==> 05-08: inputs <==
Design ARM_SingleCycle_CPU, start of the top module:
module ARM_SingleCycle_CPU
	#(parameter	BusWidth	= 32)
	(input logic		i_CLK, i_RESET,
	input logic[(BusWidth - 1):0]	i_Instr,
	output logic[(BusWidth - 1):0]	o_PC,
	output logic[(BusWidth - 1):0]	o_Data_Address,
	output logic					o_Mem_Write,
	output logic[(BusWidth - 1):0]	o_Write_Data,
	input logic[(BusWidth - 1):0]	i_Read_Data);
export LEC_CHECK = 0
export ABC_AREA = 1
export CAP_MARGIN = 40
export CELL_PAD_IN_SITES_DETAIL_PLACEMENT = 2
export CELL_PAD_IN_SITES_GLOBAL_PLACEMENT = 1
export CORE_ASPECT_RATIO = 1.8
export CORE_MARGIN = 2
export CORE_UTILIZATION = 67
export CTS_CLUSTER_SIZE = 15
export GPL_ROUTABILITY_DRIVEN = 0
export GPL_TIMING_DRIVEN = 1
export HOLD_SLACK_MARGIN = 0.21
export MIN_ROUTING_LAYER = met2
export PLACE_DENSITY = 0.48
export SETUP_SLACK_MARGIN = 2.61
export SLEW_MARGIN = 5
export TNS_END_PERCENT = 90
create_clock -name core_clock -period 8.97 [get_ports {i_CLK}]
run.sh (not shown) runs the stock make flow with config.mk's settings and CLKGATE_MAP_FILE=.
==> 09-14: changes against 05-08 <==
- ABC_AREA: 1 -> not set
- CAP_MARGIN: 40 -> 20
- CELL_PAD_IN_SITES_DETAIL_PLACEMENT: 2 -> not set
- CELL_PAD_IN_SITES_GLOBAL_PLACEMENT: 1 -> not set
- CORE_ASPECT_RATIO: 1.8 -> 1.23
- CORE_UTILIZATION: 67 -> 40
- CTS_CLUSTER_SIZE: 15 -> not set
- GPL_ROUTABILITY_DRIVEN: 0 -> not set
- GPL_TIMING_DRIVEN: 1 -> not set
- HOLD_SLACK_MARGIN: 0.21 -> not set
- MIN_ROUTING_LAYER: met2 -> not set
- PLACE_DENSITY: 0.48 -> not set
- PLACE_DENSITY_LB_ADDON: not set -> 0.19
- SETUP_SLACK_MARGIN: 2.61 -> 0.95
- SLEW_MARGIN: 5 -> 20
- TNS_END_PERCENT: 90 -> not set
==> flow/constraint.sdc (replaced) <==
create_clock -name core_clock -period 16.4 [get_ports {i_CLK}]
set_input_delay 3.2800 -clock core_clock [delete_from_list [all_inputs] [get_ports {i_CLK}]]
set_output_delay 3.2800 -clock core_clock [all_outputs]
set_load 0.01 [all_outputs]
==> 09-05: changes against 05-08 <==
- ABC_AREA: 1 -> not set
- CAP_MARGIN: 40 -> 20
- CELL_PAD_IN_SITES_DETAIL_PLACEMENT: 2 -> not set
- CELL_PAD_IN_SITES_GLOBAL_PLACEMENT: 1 -> not set
- CORE_ASPECT_RATIO: 1.8 -> not set
- CORE_UTILIZATION: 67 -> 55
- CTS_CLUSTER_SIZE: 15 -> 69
- GPL_ROUTABILITY_DRIVEN: 0 -> not set
- GPL_TIMING_DRIVEN: 1 -> not set
- HOLD_SLACK_MARGIN: 0.21 -> not set
- MIN_ROUTING_LAYER: met2 -> not set
- PLACE_DENSITY: 0.48 -> 0.6
- SETUP_SLACK_MARGIN: 2.61 -> not set
- SLEW_MARGIN: 5 -> 20
- TNS_END_PERCENT: 90 -> not set
==> flow/constraint.sdc (replaced) <==
create_clock -name core_clock -period 7.49 [get_ports {i_CLK}]
set_input_delay 1.4980 -clock core_clock [delete_from_list [all_inputs] [get_ports {i_CLK}]]
set_output_delay 1.4980 -clock core_clock [all_outputs]
set_load 0.01 [all_outputs]
==> run notes <==
run metrics: XOR Share, Synth=0.00506, status=stopped before the end, Compound-Gate Fraction of Synth Area=0.179, Mapped Avg Cell Area=6.63 um^2, AND/OR/NAND/NOR Cells, Area Fraction=0.299, Stopped at=global placement without I/O (3_1_place_gp_skip_io), tool error=[ERROR GPL-0301] Utilization 110.077 % exceeds 100%., MUX share of area=0.00311, Seq share, synth=0.360
# the run above: 05-08

==> run notes <==
impl run done, here's what came out: status=no timing/DRC/antenna violations, MUX share of area=0.0165, Seq share, synth=0.402, AND/OR/NAND/NOR Cells, Area Fraction=0.166, XOR Share, Synth=0.0177, CTS tree=built, Compound-Gate Fraction of Synth Area=0.301, Mapped Avg Cell Area=about 8.3 um^2, Worst Hold Launch=Datapath.RegisterFile.RegisterFile[8][8]$_DFFE_PP0P_
# the run above: 09-14

==> run notes <==
impl run done, here's what came out: AND/OR/NAND/NOR Cells, Area Fraction=0.166, status=complete, but fails checks, post-route worst setup slack=-0.703 ns, MUX share of area=0.0165, Setup Viol. Count Final=around 41, layout check faults=negative setup slack, Seq share, synth=0.402, Compound-Gate Fraction of Synth Area=0.301, XOR Share, Synth=0.0177
# the run above: 09-05



==> inputs of job 9429 <==
Starting RTL as in the previous note.
Design ARM_SingleCycle_CPU, start of the top module:
module ARM_SingleCycle_CPU
	#(parameter	BusWidth	= 32)
	(input logic		i_CLK, i_RESET,
	input logic[(BusWidth - 1):0]	i_Instr,
	output logic[(BusWidth - 1):0]	o_PC,
	output logic[(BusWidth - 1):0]	o_Data_Address,
	output logic					o_Mem_Write,
	output logic[(BusWidth - 1):0]	o_Write_Data,
	input logic[(BusWidth - 1):0]	i_Read_Data);
	logic[3:0]			s_ALU_Flags;
	logic[1:0]			s_Reg_Src, s_Imm_Src;
	logic				s_PC_Src, s_ALU_Src;
	logic[1:0]			s_ALU_Control;
	logic				s_Mem_ToReg;
	logic				s_Reg_Write; 
	ARM_SingleCycle_DataPath	Datapath
		(i_CLK, i_RESET,
		s_Reg_Src, s_Imm_Src,
		s_PC_Src, s_ALU_Src,
		s_Mem_ToReg,
		s_Reg_Write,
		s_ALU_Control,
		s_ALU_Flags,
		i_Instr[23:0],
		o_PC, o_Data_Address,
		o_Write_Data,
		i_Read_Data);
	ARM_SyngleCycle_Controller	Controller
		(i_CLK, i_RESET,
		s_ALU_Flags,
		s_Reg_Src, s_Imm_Src,
		s_PC_Src, s_ALU_Src,
		s_Mem_ToReg,
		s_Reg_Write, o_Mem_Write,
		s_ALU_Control,
		{i_Instr[31:20], i_Instr[15:12]});
endmodule
clock: 9.7 ns
lec_check: 0
abc_area: 1
cap_margin: 5
core_margin: 6
core_utilization: 21
cts_cluster_diameter: 394
max_routing_layer: met4
place_density_lb_addon: 0.13
setup_slack_margin: 2.57
slew_margin: 20
==> job 5460: changes against job 9429 <==
- ABC_AREA: 1 -> 0
- CAP_MARGIN: 5 -> 15
- CELL_PAD_IN_SITES_GLOBAL_PLACEMENT: unset -> 1
- CORE_ASPECT_RATIO: unset -> 0.65
- CORE_MARGIN: 6 -> 2
- CORE_UTILIZATION: 21 -> 61
- CTS_CLUSTER_DIAMETER: 394 -> unset
- CTS_CLUSTER_SIZE: unset -> 73
- GPL_ROUTABILITY_DRIVEN: unset -> 0
- GPL_TIMING_DRIVEN: unset -> 1
- HOLD_SLACK_MARGIN: unset -> -0.07
- MAX_ROUTING_LAYER: met4 -> unset
- PLACE_DENSITY_LB_ADDON: 0.13 -> 0.01
- SETUP_SLACK_MARGIN: 2.57 -> 1.0
==> flow/constraint.sdc (replaced) <==
create_clock -name core_clock -period 3.42 [get_ports {i_CLK}]
set_input_delay 0.6840 -clock core_clock [delete_from_list [all_inputs] [get_ports {i_CLK}]]
set_output_delay 0.6840 -clock core_clock [all_outputs]
set_load 0.01 [all_outputs]
==> job 4573: changes against job 9429 <==
- CAP_MARGIN: 5 -> 20
- CORE_ASPECT_RATIO: unset -> 1.19
- CORE_MARGIN: 6 -> 2
- CORE_UTILIZATION: 21 -> 69
- CTS_CLUSTER_DIAMETER: 394 -> 242
- CTS_CLUSTER_SIZE: unset -> 95
- MAX_ROUTING_LAYER: met4 -> unset
- PLACE_DENSITY: unset -> 0.43
- PLACE_DENSITY_LB_ADDON: 0.13 -> unset
- SETUP_SLACK_MARGIN: 2.57 -> 0.97
- TNS_END_PERCENT: unset -> 10
==> flow/constraint.sdc (replaced) <==
create_clock -name core_clock -period 8.21 [get_ports {i_CLK}]
set_input_delay 1.6420 -clock core_clock [delete_from_list [all_inputs] [get_ports {i_CLK}]]
set_output_delay 1.6420 -clock core_clock [all_outputs]
set_load 0.01 [all_outputs]
==> job 2414: changes against job 9429 <==
- ABC_AREA: 1 -> 0
- CAP_MARGIN: 5 -> 15
- CELL_PAD_IN_SITES_GLOBAL_PLACEMENT: unset -> 1
- CORE_ASPECT_RATIO: unset -> 0.88
- CORE_MARGIN: 6 -> 2
- CORE_UTILIZATION: 21 -> 58
- CTS_CLUSTER_DIAMETER: 394 -> unset
- CTS_CLUSTER_SIZE: unset -> 57
- GPL_ROUTABILITY_DRIVEN: unset -> 1
- GPL_TIMING_DRIVEN: unset -> 1
- HOLD_SLACK_MARGIN: unset -> -0.07
- MAX_ROUTING_LAYER: met4 -> unset
- PLACE_DENSITY_LB_ADDON: 0.13 -> unset
- SETUP_SLACK_MARGIN: 2.57 -> unset
==> flow/constraint.sdc (replaced) <==
create_clock -name core_clock -period 7.49 [get_ports {i_CLK}]
set_input_delay 1.4980 -clock core_clock [delete_from_list [all_inputs] [get_ports {i_CLK}]]
set_output_delay 1.4980 -clock core_clock [all_outputs]
set_load 0.01 [all_outputs]
==> run summary <==
Number of gates resized after CTS -> 680
Main area contributors -> dfrtp_1, o21ai_0, a22oi_1
Aoi/oai-family share of the synthesized area -> 30.12%
Post-placement cell count -> 5432
Register area share after synthesis -> 40.18%
Run status -> aborted with a tool error
Initial cell density of the core -> 62.03%
Overall overflow remaining after global route -> 1234
Share of synthesized cell area in and, or, nand and nor gates -> 16.60%
Placeable core region -> 51810 um^2
Number of H-tree branching levels -> 2
Mux share -> 1.655%
Stop stage -> global routing
Largest family of logic cells by area -> AND-OR/OR-AND gates
Err -> [ERROR GRT-0116] Global routing finished with congestion. Check the congestion regions in the DRC Viewer.
Post-Synthesis Mean Instance Area -> 8.332 um^2
Number of placement rows -> 67
Standard cell area after detailed placement -> 43060 um^2
Most numerous cell types in the synthesized netlist -> nand2_1, o21ai_0, dfrtp_1, a22oi_1, clkbuf_1
All-layer global routing usage -> 96.14%
Number of cells in the yosys synthesis report -> 3857
[end of results for job 5460]
==> run summary <==
Initial cell density of the core -> 69.46%
Standard cell area after detailed placement -> 42630 um^2
Main area contributors -> dfrtp_1, nand2_1, o21ai_0
Register area share after synthesis -> 36.04%
Number of placement rows -> 91
Chip Width -> 212.9 um
Run status -> aborted with a tool error
Mux share -> 0.3108%
Err -> [ERROR GRT-0232] Routing congestion too high. Check the congestion heatmap in the GUI.
Number of cells in the yosys synthesis report -> 5402
Share of synthesized cell area in and, or, nand and nor gates -> 29.90%
Most numerous cell types in the synthesized netlist -> nand2_1, inv_1, o21ai_0, dfrtp_1, nand3_1
Aoi/oai-family share of the synthesized area -> 17.87%
Largest family of logic cells by area -> simple AND/OR/NAND/NOR gates
Number of H-tree branching levels -> 1
Stop stage -> global routing
Post-placement cell count -> 6666
Overall overflow remaining after global route -> 369
Number of gates resized after CTS -> 403
Post-Synthesis Mean Instance Area -> 6.632 um^2
Placeable core region -> 51580 um^2
[end of results for job 4573]
==> run summary <==
Register area share after synthesis -> 40.18%
Largest family of logic cells by area -> AND-OR/OR-AND gates
Placeable core region -> 54450 um^2
Final tally of setup violations -> 32
Number of gates resized after CTS -> 368
Mux share -> 1.655%
Most numerous cell types in the synthesized netlist -> nand2_1, o21ai_0, dfrtp_1, a22oi_1, clkbuf_1
Max-cap check violation count -> 1
Max Slew Vio Count -> 3
Violated checks -> max-capacitance violations, max-slew violations, negative setup slack
Overall overflow remaining after global route -> 0
Number of cells in the yosys synthesis report -> 3857
Post-route worst setup slack -> -1239 ps
Post-placement cell count -> 5164
Run status -> complete, but fails checks
[end of results for job 2414]
==> run summary <==
Run status -> complete, no violations
Max Buffers Root-to-Sink -> 3
Overall power of the completed layout -> 14.57 mW
Total combinational power -> 8.04 mW
Standard cell area after detailed placement -> 43280 um^2
Register area share after synthesis -> 36.04%
All-layer global routing usage -> 24.32%
Share of synthesized cell area in and, or, nand and nor gates -> 29.90%
Largest family of logic cells by area -> simple AND/OR/NAND/NOR gates
Mux share -> 0.3108%
Aoi/oai-family share of the synthesized area -> 17.87%
Post-Synthesis Mean Instance Area -> 6.632 um^2
Number of H-tree branching levels -> 3
Number of gates resized after CTS -> 695
Number of cells in the yosys synthesis report -> 5402
[end of results for job 9429]
Power is estimated from default activity; no workload was simulated.
